==> flow/design.v (excerpt) <==
module ResonantLowPassFilter(
    input clk,
    input signed [15:0] audio_in,
    input signed [15:0] cutoff,
    input signed [15:0] resonance,
    input signed [15:0] gain,
    input reset_n,
    output reg signed [15:0] filtered_audio
);
    parameter [15:0] MAX_POS_VALUE = 16'h7FFF;
    parameter [15:0] MIN_NEG_VALUE = -16'h8000;
    reg signed [15:0] state;
    reg signed [15:0] feedback;
    reg signed [15:0] output_reg;
    reg signed [15:0] alpha;
    reg signed [15:0] beta;
    reg signed [15:0] gamma;
    wire signed [31:0] fb_prod  = $signed(state) * $signed(beta);
    wire signed [31:0] out_prod = $signed(state) * $signed(alpha);
    wire signed [16:0] fb_full  = fb_prod >>> 15;
    wire signed [16:0] out_full = out_prod >>> 15;
    wire signed [16:0] st_full  = $signed(audio_in) - $signed(feedback);
    wire signed [16:0] fa_full  = $signed(output_reg) + ($signed(gamma) >>> 1);
    function signed [15:0] sat17;
        input signed [16:0] v;
        begin
            if (v > $signed({MAX_POS_VALUE[15], MAX_POS_VALUE}))
                sat17 = $signed(MAX_POS_VALUE);
            else if (v < $signed({MIN_NEG_VALUE[15], MIN_NEG_VALUE}))
                sat17 = $signed(MIN_NEG_VALUE);
            else
                sat17 = v[15:0];
        end
    endfunction
    always @(posedge clk or negedge reset_n) begin
        if (!reset_n) begin
            state <= $signed(16'h0000);
            feedback <= $signed(16'h0000);
            output_reg <= $signed(16'h0000);
            alpha <= $signed(16'h0000);
            beta <= $signed(16'h0000);
            gamma <= $signed(16'h0000);
            filtered_audio <= $signed(16'h0000);
  ...
Size in the first run: about 110 flip-flops, roughly 82 I/O pins.
clock: 5.72 ns
lec_check: 0
cap_margin: 5
core_margin: 2
core_utilization: 72
cts_cluster_diameter: 28
setup_slack_margin: 1.68
slew_margin: 20
tns_end_percent: 5
run.sh (not shown) runs the stock make flow with config.mk's settings and CLKGATE_MAP_FILE=.
The starting point completed and failed the layout checks on setup timing.
Rerun with:
CAP_MARGIN = 20   (was 5)
CORE_UTILIZATION = 40   (was 72)
CTS_CLUSTER_DIAMETER = default   (was 28)
SETUP_SLACK_MARGIN = default   (was 1.68)
TNS_END_PERCENT = default   (was 5)
clock period = 7.0 ns   (was 5.72 ns; I/O delays follow)
With this change the flow produced a clean layout.
Clock skew decreases by 0.0050 ns.
Die size increases by about 80%.
Worst setup slack gets better by 1.2 ns.
Core utilization decreases by 42 points.
Rerun with:
CELL_PAD_IN_SITES_GLOBAL_PLACEMENT = 1   (was default)
CTS_CLUSTER_DIAMETER = 345   (was default)
CTS_CLUSTER_SIZE = 22   (was default)
HOLD_SLACK_MARGIN = -0.1   (was default)
SETUP_SLACK_MARGIN = 0.05   (was default)
Result:
- setup slack is better by 0.037 ns
- clock-buffer cell count stays the same
- first-iteration DRC count decreases by 40%
Rerun with:
CELL_PAD_IN_SITES_GLOBAL_PLACEMENT = default   (was 1)
CORE_MARGIN = 5   (was 2)
CORE_UTILIZATION = 46   (was 40)
CTS_CLUSTER_DIAMETER = default   (was 345)
CTS_CLUSTER_SIZE = default   (was 22)
HOLD_SLACK_MARGIN = 0.13   (was -0.1)
MIN_ROUTING_LAYER = met2   (was default)
PLACE_DENSITY_LB_ADDON = 0.02   (was default)
SETUP_SLACK_MARGIN = default   (was 0.05)
Effect:
- setup slack got worse by 0.047 ns
- hold slack improved by 0.030 ns
- die size is lower by 8.2%
- global-route usage is higher by 12 points
- area after synthesis is unchanged
- routed wire length is higher by 5.3%
- core utilization is higher by 6.0 points


== red ==
ResonantLowPassFilter again, from the RTL that the note above started with.
Settings: LEC_CHECK=0, CAP_MARGIN=20, CELL_PAD_IN_SITES_GLOBAL_PLACEMENT=0, CORE_MARGIN=2, CORE_UTILIZATION=63, CTS_CLUSTER_DIAMETER=345, CTS_CLUSTER_SIZE=16, HOLD_SLACK_MARGIN=-0.1, PLACE_DENSITY=0.42, SETUP_SLACK_MARGIN=0.05, SLEW_MARGIN=10, TNS_END_PERCENT=20; clock period 7.0 ns.
Edits applied to the flow inputs when going from red to blue:
- CTS_CLUSTER_DIAMETER: 345 -> unset
- PLACE_DENSITY_LB_ADDON: unset -> 0.02
- SETUP_SLACK_MARGIN: 0.05 -> unset
- TNS_END_PERCENT: 20 -> 5
- CORE_UTILIZATION: 63 -> 34
- PLACE_DENSITY: 0.42 -> unset
- HOLD_SLACK_MARGIN: -0.1 -> unset
- CELL_PAD_IN_SITES_GLOBAL_PLACEMENT: 0 -> unset
- SLEW_MARGIN: 10 -> 20
- MIN_ROUTING_LAYER: unset -> met2
- CORE_MARGIN: 2 -> 5
- CTS_CLUSTER_SIZE: 16 -> unset
==> comparison <==
Per the comparison of blue with red, cell count has increased, design area increased by 4.2% relative to the old numbers. Going from red to blue, insertion delay to the later sink of the worst-skew pair ~0 delta; depth of the worst register-to-register path now larger; final wirelength increased by 26% relative to the old numbers. Of the two values seen for highest metal layer used by the detailed router, met5 was produced by blue and met4 by red. Per the comparison of blue with red, die span in y climbed 38%; synthesized-area fraction occupied by and/or/nand/nor cells barely changed; logic share of the area dropped 2.9 points.


The RTL this note starts from:
==> flow/design.v <==
module ResonantLowPassFilter(
    input clk,
    input signed [15:0] audio_in,
    input signed [15:0] cutoff,
    input signed [15:0] resonance,
    input signed [15:0] gain,
    input reset_n,
    output reg signed [15:0] filtered_audio
);
    parameter [15:0] MAX_POS_VALUE = 16'h7FFF;
    parameter [15:0] MIN_NEG_VALUE = -16'h8000;
    reg signed [15:0] state;
    reg signed [15:0] feedback;
    reg signed [15:0] output_reg;
    reg signed [15:0] alpha;
    reg signed [15:0] beta;
    reg signed [15:0] gamma;
    wire signed [31:0] fb_prod  = $signed(state) * $signed(beta);
    wire signed [31:0] out_prod = $signed(state) * $signed(alpha);
    wire signed [16:0] fb_full  = fb_prod >>> 15;
    wire signed [16:0] out_full = out_prod >>> 15;
    wire signed [16:0] st_full  = $signed(audio_in) - $signed(feedback);
    wire signed [16:0] fa_full  = $signed(output_reg) + ($signed(gamma) >>> 1);
    function signed [15:0] sat17;
        input signed [16:0] v;
        begin
            if (v > $signed({MAX_POS_VALUE[15], MAX_POS_VALUE}))
                sat17 = $signed(MAX_POS_VALUE);
            else if (v < $signed({MIN_NEG_VALUE[15], MIN_NEG_VALUE}))
                sat17 = $signed(MIN_NEG_VALUE);
            else
                sat17 = v[15:0];
        end
    endfunction
    always @(posedge clk or negedge reset_n) begin
        if (!reset_n) begin
            state <= $signed(16'h0000);
            feedback <= $signed(16'h0000);
            output_reg <= $signed(16'h0000);
            alpha <= $signed(16'h0000);
            beta <= $signed(16'h0000);
            gamma <= $signed(16'h0000);
            filtered_audio <= $signed(16'h0000);
        end else begin
            alpha <= $signed(cutoff);
            beta <= $signed(resonance);
            gamma <= $signed(gain);
            feedback <= sat17(fb_full);
            state <= sat17(st_full);
            output_reg <= sat17(out_full);
            filtered_audio <= sat17(fa_full);  
        end
    end
endmodule
Settings: LEC_CHECK=0, ABC_AREA=1, CAP_MARGIN=20, CORE_ASPECT_RATIO=0.71, CORE_MARGIN=2, CORE_UTILIZATION=72, PLACE_DENSITY_LB_ADDON=0.08, SLEW_MARGIN=20; clock period 5.68 ns.
The starting point completed, yet does not pass: setup timing.
Edit:
Settings changed: ABC_AREA 1 to not set, CORE_ASPECT_RATIO 0.71 to not set, CORE_UTILIZATION 72 to 39, PLACE_DENSITY_LB_ADDON 0.08 to not set.
Clock period 5.68 ns to 11.0 ns, I/O delays scaled along.
What happened: This time the run ran to the end with no violations; sequential share of layout area goes up by 1.7 points; cell count goes down by 21%; global-route usage goes down by 24 points; core utilization goes down by 43 points; via count goes down by about 30%; synthesized cell count goes down by 27%; maximum frequency goes down by about 20%; setup slack improved by 3800 ps; cell area goes down by 16%; routed wire length goes down by about 33%.
Edit:
Settings changed: CORE_UTILIZATION 39 to 40, SETUP_SLACK_MARGIN set to 0.86.
Clock period 11.0 ns to 6.75 ns, I/O delays scaled along.
Effect:
- The new run produced a clean layout
- synthesized area does not change
- register-to-register slack gets worse by 3000 ps
- wire length grows by 6.6%
- flip-flop count stays the same
- design area grows by 8.5%
- final cell count grows by 4.3%
- via count grows by 4.8%
- critical path depth grows by 2
Edit:
Settings changed: CORE_ASPECT_RATIO set to 0.71, CORE_UTILIZATION 40 to 72, SETUP_SLACK_MARGIN 0.86 to not set.
Clock period 6.75 ns to 5.98 ns, I/O delays scaled along.
The new run reached the layout checks and failed them: setup timing. Global-route usage is higher by 18 points. First-iteration DRC count is higher by 150%. Design area is higher by 2.8%. Non-clock buffer count is higher by 140.


// ResonantLowPassFilter: RTL as listed in full above, without the edits since
make LEC_CHECK=0 CAP_MARGIN=20 CORE_MARGIN=7 CORE_UTILIZATION=40 CTS_CLUSTER_DIAMETER=34 GPL_ROUTABILITY_DRIVEN=0 MAX_ROUTING_LAYER=met4 PLACE_DENSITY_LB_ADDON=0.09 SLEW_MARGIN=20 finish   # period 7.0 ns
The baseline finished with timing, DRC and antenna clean.
Then changed:
==> flow/config.mk (replaced) <==
export PLATFORM = sky130hd
export DESIGN_NAME = ResonantLowPassFilter
export DESIGN_NICKNAME = ResonantLowPassFilter
export VERILOG_FILES = /design/flow/design.v
export SDC_FILE = /design/flow/constraint.sdc
export NUM_CORES = 4
export LEC_CHECK = 0
export CAP_MARGIN = 20
export CORE_MARGIN = 2
export CORE_UTILIZATION = 44
export CTS_CLUSTER_DIAMETER = 218
export CTS_CLUSTER_SIZE = 100
export PLACE_DENSITY = 0.89
export SLEW_MARGIN = 20
export TNS_END_PERCENT = 5
- The new run went through all stages and came out clean
- routed wire length fell by 10%
- register-to-register slack is better by 0.05 ns
- sequential share of layout area rose by 0.28 points
- cell area fell by 1.9%
- worst hold slack is better by 0.0051 ns
- cell count fell by 3.4%
- die size fell by 16%
- first-iteration DRC count rose by 44%
- global-route usage rose by 1.2 points
Then changed:
--- a/flow/config.mk
+++ b/flow/config.mk
@@ -8,8 +8,7 @@
 export CAP_MARGIN = 20
 export CORE_MARGIN = 2
-export CORE_UTILIZATION = 44
+export CORE_UTILIZATION = 31
 export CTS_CLUSTER_DIAMETER = 218
 export CTS_CLUSTER_SIZE = 100
-export PLACE_DENSITY = 0.89
 export SLEW_MARGIN = 20
 export TNS_END_PERCENT = 5
After rerunning: The changed run ran to the end with no violations; cell area grows by 2.1%; worst hold slack is better by 0.0034 ns; critical path depth increases by 1; area after synthesis is unchanged.
Then changed:
--- a/flow/config.mk
+++ b/flow/config.mk
@@ -8,5 +8,5 @@
 export CAP_MARGIN = 20
 export CORE_MARGIN = 2
-export CORE_UTILIZATION = 31
+export CORE_UTILIZATION = 59
 export CTS_CLUSTER_DIAMETER = 218
 export CTS_CLUSTER_SIZE = 100
Result:
- via count rose by 2.2%
- first-iteration DRC count went up by 22%
- critical path depth does not change
- synthesized area is unchanged
- utilization rises by 30 points
- die area is lower by 47%


// ResonantLowPassFilter: RTL as listed in full above, without the edits since
clock: 5.14 ns
lec_check: 0
abc_area: 1
cap_margin: 20
core_margin: 2
core_utilization: 57
cts_cluster_diameter: 356
cts_cluster_size: 99
slew_margin: 20
The starting point finished but failed the layout checks on setup timing.
==> next run, changes <==
ABC_AREA = not set   (was 1)
CORE_UTILIZATION = 72   (was 57)
CTS_CLUSTER_DIAMETER = not set   (was 356)
CTS_CLUSTER_SIZE = 35   (was 99)
clock period = 4.95 ns   (was 5.14 ns; I/O delays follow)
Outcome:
- The changed run finished but fails on setup timing
- die size decreases by a quarter to a third
- critical path depth decreases by 5
- wire length decreases by a little under a tenth
- register-to-register slack degrades by 730 ps
- final area decreases by roughly a tenth
==> next run, changes <==
CTS_CLUSTER_SIZE = not set   (was 35)
PLACE_DENSITY = 0.95   (was not set)
clock period = 5.72 ns   (was 4.95 ns; I/O delays follow)
What happened: The new run produced a layout that fails on setup timing; final area grows by 0.56%; area after synthesis is unchanged; setup slack loses 430 ps; routed wire length came out higher by about 60%; hold slack gets worse by 19 ps; first-iteration DRC count increases to 4.1 times its value; final cell count is about the same.


== run 1 ==
Starts from the design.v that is shown in full above.
export LEC_CHECK = 0
export ABC_AREA = 1
export CAP_MARGIN = 20
export CORE_ASPECT_RATIO = 0.98
export CORE_MARGIN = 7
export CORE_UTILIZATION = 47
export CTS_CLUSTER_DIAMETER = 34
export GPL_ROUTABILITY_DRIVEN = 0
export MAX_ROUTING_LAYER = met4
export PLACE_DENSITY_LB_ADDON = 0.09
export SLEW_MARGIN = 20
create_clock -name core_clock -period 7.0 [get_ports {clk}]
Run 1: full flow OK, the timing, design-rule and antenna checks passed
Here is what was changed in the inputs of run 2 compared with run 1.
Settings: clearing ABC_AREA, which used to be 1; putting SETUP_SLACK_MARGIN at -0.63 where nothing was set; swapping 7 for 2 in CORE_MARGIN; swapping 47 for 55 in CORE_UTILIZATION; putting HOLD_SLACK_MARGIN at 0.25 where nothing was set; clearing MAX_ROUTING_LAYER, which used to be met4; putting TNS_END_PERCENT at 5 where nothing was set; clearing PLACE_DENSITY_LB_ADDON, which used to be 0.09; swapping 34 for 218 in CTS_CLUSTER_DIAMETER; clearing CORE_ASPECT_RATIO, which used to be 0.98; putting CTS_CLUSTER_SIZE at 100 where nothing was set; clearing GPL_ROUTABILITY_DRIVEN, which used to be 0.
## What came out
Relative to run 1, arrival time at the worst endpoint has increased by 380 ps in run 2. Net count entering floorplan shrinks by more than 10% when moving from run 1 to run 2. Area: run 2 vs run 1 -> run 2 smaller. Comparing headroom to the max-slew limit for run 1 and run 2, the smaller number came from run 1. Changes observed in run 2 relative to run 1: count of input and output buffers saw little to no change, mapped cell area saw a decrease, yosys stat chip area saw a decrease, worst hold slack saw an increase.
--- input diff run 2..run 3 ---
Settings: HOLD_SLACK_MARGIN no longer set, was 0.25; SETUP_SLACK_MARGIN no longer set, was -0.63; PLACE_DENSITY now 0.91, previously not set; CORE_UTILIZATION now 38, was 55.
Notes after the runs:
Comparing global-route usage over all layers for run 3 and run 2, the smaller number came from run 3.
Routed wire in run 3 totals less than in run 2.
Average routed wire per standard cell (run 3 vs. run 2) decreases by a little under 10%
The following lists how run 4 was set up differently from run 3:
Settings: CELL_PAD_IN_SITES_GLOBAL_PLACEMENT: unset -> 0; CORE_UTILIZATION: 38 -> 63; SETUP_SLACK_MARGIN: unset -> 0.05; HOLD_SLACK_MARGIN: unset -> -0.1; TNS_END_PERCENT: 5 -> 20; SLEW_MARGIN: 20 -> 10; PLACE_DENSITY: 0.91 -> unset; CTS_CLUSTER_DIAMETER: 218 -> 345.
--- outcome ---
Compared with run 3, run 4 shows a higher proportion of final cell area spent on non-clock buffers. Run 3 → run 4: vias per cell now larger. Of run 3 and run 4, the run reporting the higher number of antenna violations at the first check in global routing was run 3. Of run 3 and run 4, the run reporting the lower share of cell area taken by flip-flops and latches was run 3. Final cell area: run 4 below run 3. Going from run 3 to run 4, fill cell instance count of the final layout shrank by more than a quarter. Relative to run 3, minimum period implied by the final worst setup slack decreased by 110 ps in run 4. met1 routing resource usage after global routing was higher in run 4 than in run 3. Diff run 3 and run 4: core area lower in run 4. Run 4 ends up with a placer's final routability congestion estimate that is 0.029 higher than in run 3.
Changes in run 5 relative to run 4:
Settings: CORE_UTILIZATION now 40, was 63; CELL_PAD_IN_SITES_GLOBAL_PLACEMENT now 1, was 0.
Notes after the runs:
Relative to run 4, flip-flop and latch area has decreased by 11 um2 in run 5. Run 5 supports a lower top clock frequency than run 4. Run 4 and run 5 ended up with nearly the same share of flip-flops with an asynchronous set or reset. Delta (run 5 minus run 4): post-route cell area +about 2.6%, minimum clock period after layout up 58 ps, tap cell count +about 60%.
Modified inputs, run 6 compared to run 5
Settings: CTS_CLUSTER_DIAMETER now 166, was 345; CELL_PAD_IN_SITES_GLOBAL_PLACEMENT now 0, was 1; PLACE_DENSITY_LB_ADDON now 0.3, previously not set; CORE_UTILIZATION now 63, was 40.
Notes after the runs:
The final layouts of run 5 and run 6 pass the timing, design-rule and antenna checks. Looking at final worst-path setup slack across both flows, run 6 is the weaker of the two, with run 5 ahead. In terms of clock network latency to the later pin of the worst-skew pair, run 5 and run 6 differ only marginally. [run 6 vs run 5] met3 wire length: higher in run 6. Uppermost layer routed = met5: run 5; uppermost layer routed = met4: run 6. Instance count along the most critical hold path came out exactly the same in run 5 and run 6. Run 6 — depth of the critical timing path with buffers and inverters included 1 lower, run 5 as reference. Fill cell total of the finished layout in run 6 is 51% below run 5.
